==> inputs of v32 <==
==> flow/design.v <==
module FA(inputA, inputB, outputY, Cin, Cout);
 input inputA;
 input inputB;
 input Cin;
 output Cout;
 output outputY;
 wire c1, c2, c3, a1;
 xor g1(a1, inputA, inputB);
 xor g2(outputY, Cin, a1);
 and g3(c1, inputA,inputB);
 and g4(c2, inputA, Cin);
 and g5(c3, inputB, Cin);
 or  g6(Cout, c1, c2, c3);
endmodule  
module FA8(inputA,inputB,outputY,Cin,Co);
 input [7:0]inputA;
 input [7:0]inputB;
 input Cin;
 output Co;
 output [7:0]outputY;
 wire [6:0]Cout;
FA i1(inputA[0], inputB[0], outputY[0], Cin, Cout[0]);
FA i2(inputA[1], inputB[1], outputY[1], Cout[0], Cout[1]);
FA i3(inputA[2], inputB[2], outputY[2], Cout[1], Cout[2]);
FA i4(inputA[3], inputB[3], outputY[3], Cout[2], Cout[3]);
FA i5(inputA[4], inputB[4], outputY[4], Cout[3], Cout[4]);
FA i6(inputA[5], inputB[5], outputY[5], Cout[4], Cout[5]);
FA i7(inputA[6], inputB[6], outputY[6], Cout[5], Cout[6]);
FA i8(inputA[7], inputB[7], outputY[7], Cout[6], Co);
endmodule
module mult8 (out, a, b);
	output [7:0] out;
	input  [7:0] a;
	input  [7:0] b;
        wire  [15:0] out1;
	assign out1 = a * b;
        assign out=out1[11:4];
endmodule
module SigmoidROM(out, add, CS, read);
output[7:0] out;
input[7:0] add;
input CS,read;
reg [7:0] out;
reg [7:0] rom;
always @(*)
begin
case(add)
8'd0: rom = 8'd255;
8'd1: rom = 8'd254;
8'd2: rom = 8'd253;
8'd3: rom = 8'd252;
8'd4: rom = 8'd251;
8'd5: rom = 8'd250;
8'd6: rom = 8'd249;
8'd7: rom = 8'd248;
8'd8: rom = 8'd247;
8'd9: rom = 8'd246;
8'd10: rom = 8'd245;
8'd11: rom = 8'd244;
8'd12: rom = 8'd243;
8'd13: rom = 8'd242;
8'd14: rom = 8'd241;
8'd15: rom = 8'd240;
8'd16: rom = 8'd239;
8'd17: rom = 8'd238;
8'd18: rom = 8'd237;
8'd19: rom = 8'd236;
8'd20: rom = 8'd235;
8'd21: rom = 8'd234;
8'd22: rom = 8'd233;
8'd23: rom = 8'd232;
8'd24: rom = 8'd231;
8'd25: rom = 8'd230;
8'd26: rom = 8'd229;
8'd27: rom = 8'd228;
8'd28: rom = 8'd227;
8'd29: rom = 8'd226;
8'd30: rom = 8'd225;
8'd31: rom = 8'd224;
8'd32: rom = 8'd223;
8'd33: rom = 8'd222;
8'd34: rom = 8'd221;
8'd35: rom = 8'd220;
8'd36: rom = 8'd219;
8'd37: rom = 8'd218;
8'd38: rom = 8'd217;
8'd39: rom = 8'd216;
8'd40: rom = 8'd215;
8'd41: rom = 8'd214;
8'd42: rom = 8'd213;
8'd43: rom = 8'd212;
8'd44: rom = 8'd211;
8'd45: rom = 8'd210;
8'd46: rom = 8'd209;
8'd47: rom = 8'd208;
8'd48: rom = 8'd207;
8'd49: rom = 8'd206;
8'd50: rom = 8'd205;
8'd51: rom = 8'd204;
8'd52: rom = 8'd203;
8'd53: rom = 8'd202;
8'd54: rom = 8'd201;
8'd55: rom = 8'd200;
8'd56: rom = 8'd199;
8'd57: rom = 8'd198;
8'd58: rom = 8'd197;
8'd59: rom = 8'd196;
8'd60: rom = 8'd195;
8'd61: rom = 8'd194;
8'd62: rom = 8'd193;
8'd63: rom = 8'd192;
8'd64: rom = 8'd191;
8'd65: rom = 8'd190;
8'd66: rom = 8'd189;
8'd67: rom = 8'd188;
8'd68: rom = 8'd187;
8'd69: rom = 8'd186;
8'd70: rom = 8'd185;
8'd71: rom = 8'd184;
8'd72: rom = 8'd183;
8'd73: rom = 8'd182;
8'd74: rom = 8'd181;
8'd75: rom = 8'd180;
8'd76: rom = 8'd179;
8'd77: rom = 8'd178;
8'd78: rom = 8'd177;
8'd79: rom = 8'd176;
8'd80: rom = 8'd175;
8'd81: rom = 8'd174;
8'd82: rom = 8'd173;
8'd83: rom = 8'd172;
8'd84: rom = 8'd171;
8'd85: rom = 8'd170;
8'd86: rom = 8'd169;
8'd87: rom = 8'd168;
8'd88: rom = 8'd167;
8'd89: rom = 8'd166;
8'd90: rom = 8'd165;
8'd91: rom = 8'd164;
8'd92: rom = 8'd163;
8'd93: rom = 8'd162;
8'd94: rom = 8'd161;
8'd95: rom = 8'd160;
8'd96: rom = 8'd159;
8'd97: rom = 8'd158;
8'd98: rom = 8'd157;
8'd99: rom = 8'd156;
8'd100: rom = 8'd155;
8'd101: rom = 8'd154;
8'd102: rom = 8'd153;
8'd103: rom = 8'd152;
8'd104: rom = 8'd151;
8'd105: rom = 8'd150;
8'd106: rom = 8'd149;
8'd107: rom = 8'd148;
8'd108: rom = 8'd147;
8'd109: rom = 8'd146;
8'd110: rom = 8'd145;
8'd111: rom = 8'd144;
8'd112: rom = 8'd143;
8'd113: rom = 8'd142;
8'd114: rom = 8'd141;
8'd115: rom = 8'd140;
8'd116: rom = 8'd139;
8'd117: rom = 8'd138;
8'd118: rom = 8'd137;
8'd119: rom = 8'd136;
8'd120: rom = 8'd135;
8'd121: rom = 8'd134;
8'd122: rom = 8'd133;
8'd123: rom = 8'd132;
8'd124: rom = 8'd131;
8'd125: rom = 8'd130;
8'd126: rom = 8'd129;
8'd127: rom = 8'd128;
8'd128: rom = 8'd127;
8'd129: rom = 8'd126;
8'd130: rom = 8'd125;
8'd131: rom = 8'd124;
8'd132: rom = 8'd123;
8'd133: rom = 8'd122;
8'd134: rom = 8'd121;
8'd135: rom = 8'd120;
8'd136: rom = 8'd119;
8'd137: rom = 8'd118;
8'd138: rom = 8'd117;
8'd139: rom = 8'd116;
8'd140: rom = 8'd115;
8'd141: rom = 8'd114;
8'd142: rom = 8'd113;
8'd143: rom = 8'd112;
8'd144: rom = 8'd111;
8'd145: rom = 8'd110;
8'd146: rom = 8'd109;
8'd147: rom = 8'd108;
8'd148: rom = 8'd107;
8'd149: rom = 8'd106;
8'd150: rom = 8'd105;
8'd151: rom = 8'd104;
8'd152: rom = 8'd103;
8'd153: rom = 8'd102;
8'd154: rom = 8'd101;
8'd155: rom = 8'd100;
8'd156: rom = 8'd99;
8'd157: rom = 8'd98;
8'd158: rom = 8'd97;
8'd159: rom = 8'd96;
8'd160: rom = 8'd95;
8'd161: rom = 8'd94;
8'd162: rom = 8'd93;
8'd163: rom = 8'd92;
8'd164: rom = 8'd91;
8'd165: rom = 8'd90;
8'd166: rom = 8'd89;
8'd167: rom = 8'd88;
8'd168: rom = 8'd87;
8'd169: rom = 8'd86;
8'd170: rom = 8'd85;
8'd171: rom = 8'd84;
8'd172: rom = 8'd83;
8'd173: rom = 8'd82;
8'd174: rom = 8'd81;
8'd175: rom = 8'd80;
8'd176: rom = 8'd79;
8'd177: rom = 8'd78;
8'd178: rom = 8'd77;
8'd179: rom = 8'd76;
8'd180: rom = 8'd75;
8'd181: rom = 8'd74;
8'd182: rom = 8'd73;
8'd183: rom = 8'd72;
8'd184: rom = 8'd71;
8'd185: rom = 8'd70;
8'd186: rom = 8'd69;
8'd187: rom = 8'd68;
8'd188: rom = 8'd67;
8'd189: rom = 8'd66;
8'd190: rom = 8'd65;
8'd191: rom = 8'd64;
8'd192: rom = 8'd63;
8'd193: rom = 8'd62;
8'd194: rom = 8'd61;
8'd195: rom = 8'd60;
8'd196: rom = 8'd59;
8'd197: rom = 8'd58;
8'd198: rom = 8'd57;
8'd199: rom = 8'd56;
8'd200: rom = 8'd55;
8'd201: rom = 8'd54;
8'd202: rom = 8'd53;
8'd203: rom = 8'd52;
8'd204: rom = 8'd51;
8'd205: rom = 8'd50;
8'd206: rom = 8'd49;
8'd207: rom = 8'd48;
8'd208: rom = 8'd47;
8'd209: rom = 8'd46;
8'd210: rom = 8'd45;
8'd211: rom = 8'd44;
8'd212: rom = 8'd43;
8'd213: rom = 8'd42;
8'd214: rom = 8'd41;
8'd215: rom = 8'd40;
8'd216: rom = 8'd39;
8'd217: rom = 8'd38;
8'd218: rom = 8'd37;
8'd219: rom = 8'd36;
8'd220: rom = 8'd35;
8'd221: rom = 8'd34;
8'd222: rom = 8'd33;
8'd223: rom = 8'd32;
8'd224: rom = 8'd31;
8'd225: rom = 8'd30;
8'd226: rom = 8'd29;
8'd227: rom = 8'd28;
8'd228: rom = 8'd27;
8'd229: rom = 8'd26;
8'd230: rom = 8'd25;
8'd231: rom = 8'd24;
8'd232: rom = 8'd23;
8'd233: rom = 8'd22;
8'd234: rom = 8'd21;
8'd235: rom = 8'd20;
8'd236: rom = 8'd19;
8'd237: rom = 8'd18;
8'd238: rom = 8'd17;
8'd239: rom = 8'd16;
8'd240: rom = 8'd15;
8'd241: rom = 8'd14;
8'd242: rom = 8'd13;
8'd243: rom = 8'd12;
8'd244: rom = 8'd11;
8'd245: rom = 8'd10;
8'd246: rom = 8'd9;
8'd247: rom = 8'd8;
8'd248: rom = 8'd7;
8'd249: rom = 8'd6;
8'd250: rom = 8'd5;
8'd251: rom = 8'd4;
8'd252: rom = 8'd3;
8'd253: rom = 8'd2;
8'd254: rom = 8'd1;
8'd255: rom = 8'd0;
default: rom = 8'd0;
endcase
end
always @(posedge CS)
begin
if(read==1)
out<=rom;
else
out<=0;
end
endmodule
module LSTM(clk, Of, En, Ci, Cip, In, Ui, Uf, Uk, Uo, Wi, Wk, Wf, Wo, Vo, Bi, Bo, Bf, Bk, PrevH, Cout, Hout);
 input clk, En, Cip; 
 input [7:0] In, Ci, Ui, Uf, Uk;
 input [7:0] Uo, Wi, Wk, Wf, Wo;
 input [7:0] Vo, Bi, Bo, Bf, Bk;
 input [7:0]           PrevH;
 output [7:0] Cout, Hout;
 output Of;
 wire [7:0] m1, m2, m3, m4;
 wire [7:0] m5, m7, m8;
 wire [7:0] m9, m10, m11, m12;
 wire [7:0] m13, m14, m15, m16;
 wire [7:0] i1, f1, k1, o1;
 wire [7:0] It, Ft, Kt, t1;
 wire [10:0] Cin;
 mult8 ins1(m1, In, Wi); 
 mult8 ins2(m2, PrevH, Ui);
 FA8   ins3(m1, m2, m3, Cip, Cin[0]);
 FA8   ins4(m3, Bi, i1,Cin[0], Cin[1]);
 SigmoidROM sg1(It, i1, clk, En);
 mult8 ins5(m4, In, Wf); 
 mult8 ins6(t1, In, Wf);
 FA8   ins7(t1, m4, m5, Cin[1], Cin[2]);
 FA8   ins8(t1, Bi, f1, Cin[2], Cin[3]);
 SigmoidROM sg2(Ft, f1, clk, En);
 mult8 ins9(m7, In, Wk); 
 mult8 ins10(m8, PrevH, Uk);
 FA8   ins11(m7, m8, m9, Cin[3], Cin[4]);
 FA8   ins12(m9, Bk, k1, Cin[4], Cin[5]);
 SigmoidROM sg3(Kt, k1, clk, En);
 FA8   ins13(It, Kt, m10,Cin[5], Cin[6]);
 FA8   ins14(Ft, Ci, m11, Cin[6], Cin[7]);
 FA8   ins15(m10, m11, Cout, Cin[7], Cin[8]);
 mult8 ins16(m12, In, Wo); 
 mult8 ins17(m13, PrevH, Uo);
 mult8 ins18(m14, Ci, Vo);
 FA8   ins19(m12, m13, m15, Cin[8], Cin[9]);
 FA8   ins21(m14, Bo, m16, Cin[9], Cin[10]);
 FA8   ins22(m16, m15, o1, Cin[10], Of);
 SigmoidROM sg4(Hout, o1, clk, En);
 endmodule
==> flow/run.sh <==
#!/bin/bash
# the make line also repeats each setting of config.mk as NAME=value (left out here)
make -C /OpenROAD-flow-scripts/flow DESIGN_CONFIG=/design/flow/config.mk WORK_HOME=/design/flow/orfs CLKGATE_MAP_FILE= finish
==> flow/config.mk <==
export PLATFORM = sky130hd
export DESIGN_NAME = LSTM
export DESIGN_NICKNAME = LSTM
export VERILOG_FILES = /design/flow/design.v
export SDC_FILE = /design/flow/constraint.sdc
export NUM_CORES = 4
export LEC_CHECK = 0
export ABC_AREA = 1
export CAP_MARGIN = 15
export CORE_MARGIN = 2
export CORE_UTILIZATION = 72
export CTS_CLUSTER_DIAMETER = 393
export CTS_CLUSTER_SIZE = 100
export PLACE_DENSITY = 0.38
export SETUP_SLACK_MARGIN = -1.64
export SLEW_MARGIN = 20
export TNS_END_PERCENT = 20
==> flow/constraint.sdc <==
create_clock -name core_clock -period 19.1 [get_ports {clk}]
set_input_delay 3.8200 -clock core_clock [delete_from_list [all_inputs] [get_ports {clk}]]
set_output_delay 3.8200 -clock core_clock [all_outputs]
set_load 0.01 [all_outputs]
==> inputs of v38, as changes to v32 <==
- ABC_AREA: 1 -> not set
- CAP_MARGIN: 15 -> 20
- CORE_UTILIZATION: 72 -> 68
- CTS_CLUSTER_DIAMETER: 393 -> not set
- CTS_CLUSTER_SIZE: 100 -> 97
- PLACE_DENSITY: 0.38 -> 0.37
- SETUP_SLACK_MARGIN: -1.64 -> not set
- TNS_END_PERCENT: 20 -> not set
==> flow/constraint.sdc (replaced) <==
create_clock -name core_clock -period 41.1 [get_ports {clk}]
set_input_delay 8.2200 -clock core_clock [delete_from_list [all_inputs] [get_ports {clk}]]
set_output_delay 8.2200 -clock core_clock [all_outputs]
set_load 0.01 [all_outputs]
==> inputs of v27, as changes to v32 <==
- ABC_AREA: 1 -> not set
- CAP_MARGIN: 15 -> 20
- CORE_UTILIZATION: 72 -> 36
- CTS_CLUSTER_DIAMETER: 393 -> not set
- CTS_CLUSTER_SIZE: 100 -> not set
- PLACE_DENSITY: 0.38 -> not set
- SETUP_SLACK_MARGIN: -1.64 -> not set
- TNS_END_PERCENT: 20 -> not set
==> flow/constraint.sdc (replaced) <==
create_clock -name core_clock -period 47.0 [get_ports {clk}]
set_input_delay 9.4000 -clock core_clock [delete_from_list [all_inputs] [get_ports {clk}]]
set_output_delay 9.4000 -clock core_clock [all_outputs]
set_load 0.01 [all_outputs]
==> summary of the runs <==
The lowest final cell count belongs to v38, the highest to v32. In v32 the count of clock-buffer cells in the layout is higher than in v38, by 1. Core utilization, lowest first: v27, v38, v32. Between v27 and v38, the lower die area is in v38 (gap about 90%, measured against v38). v27 passed the timing, design-rule and antenna checks. v38 completed, yet does not pass: negative setup slack. v32 finished with negative setup slack left.
==> figures <==
| quantity | v27 | v32 | v38 |
|---|---|---|---|
| Result of the run | timing/DRC/antenna clean | complete, but fails checks | complete, but fails checks |
| Reasons for failing layout checks | - | negative setup slack | negative setup slack |
| First-pass GRT wire length | 63100 µm | 74300 µm | 61100 µm |
| XORs/XNORs by Area | 0.0631 | 0.0236 | 0.0631 |
| Count of inverters other than clock inverters in the layout | 397 | 758 | 397 |
| Number of nets in the synthesized netlist | 2381 | 3003 | 2381 |
| Mean post-synth cell area | 8.94 µm² | 7.18 µm² | 8.94 µm² |
| CP required | 37.60 ns | 15.28 ns | 32.88 ns |
| Seq area share | 0.0353 | 0.0320 | 0.0357 |
| Core region area | 0.0431 mm² | 0.0234 mm² | 0.0226 mm² |
| Overall die width | 213 µm | 158 µm | 156 µm |
| Final clock skew | 0.00307 ns | 0.00603 ns | 0.00371 ns |
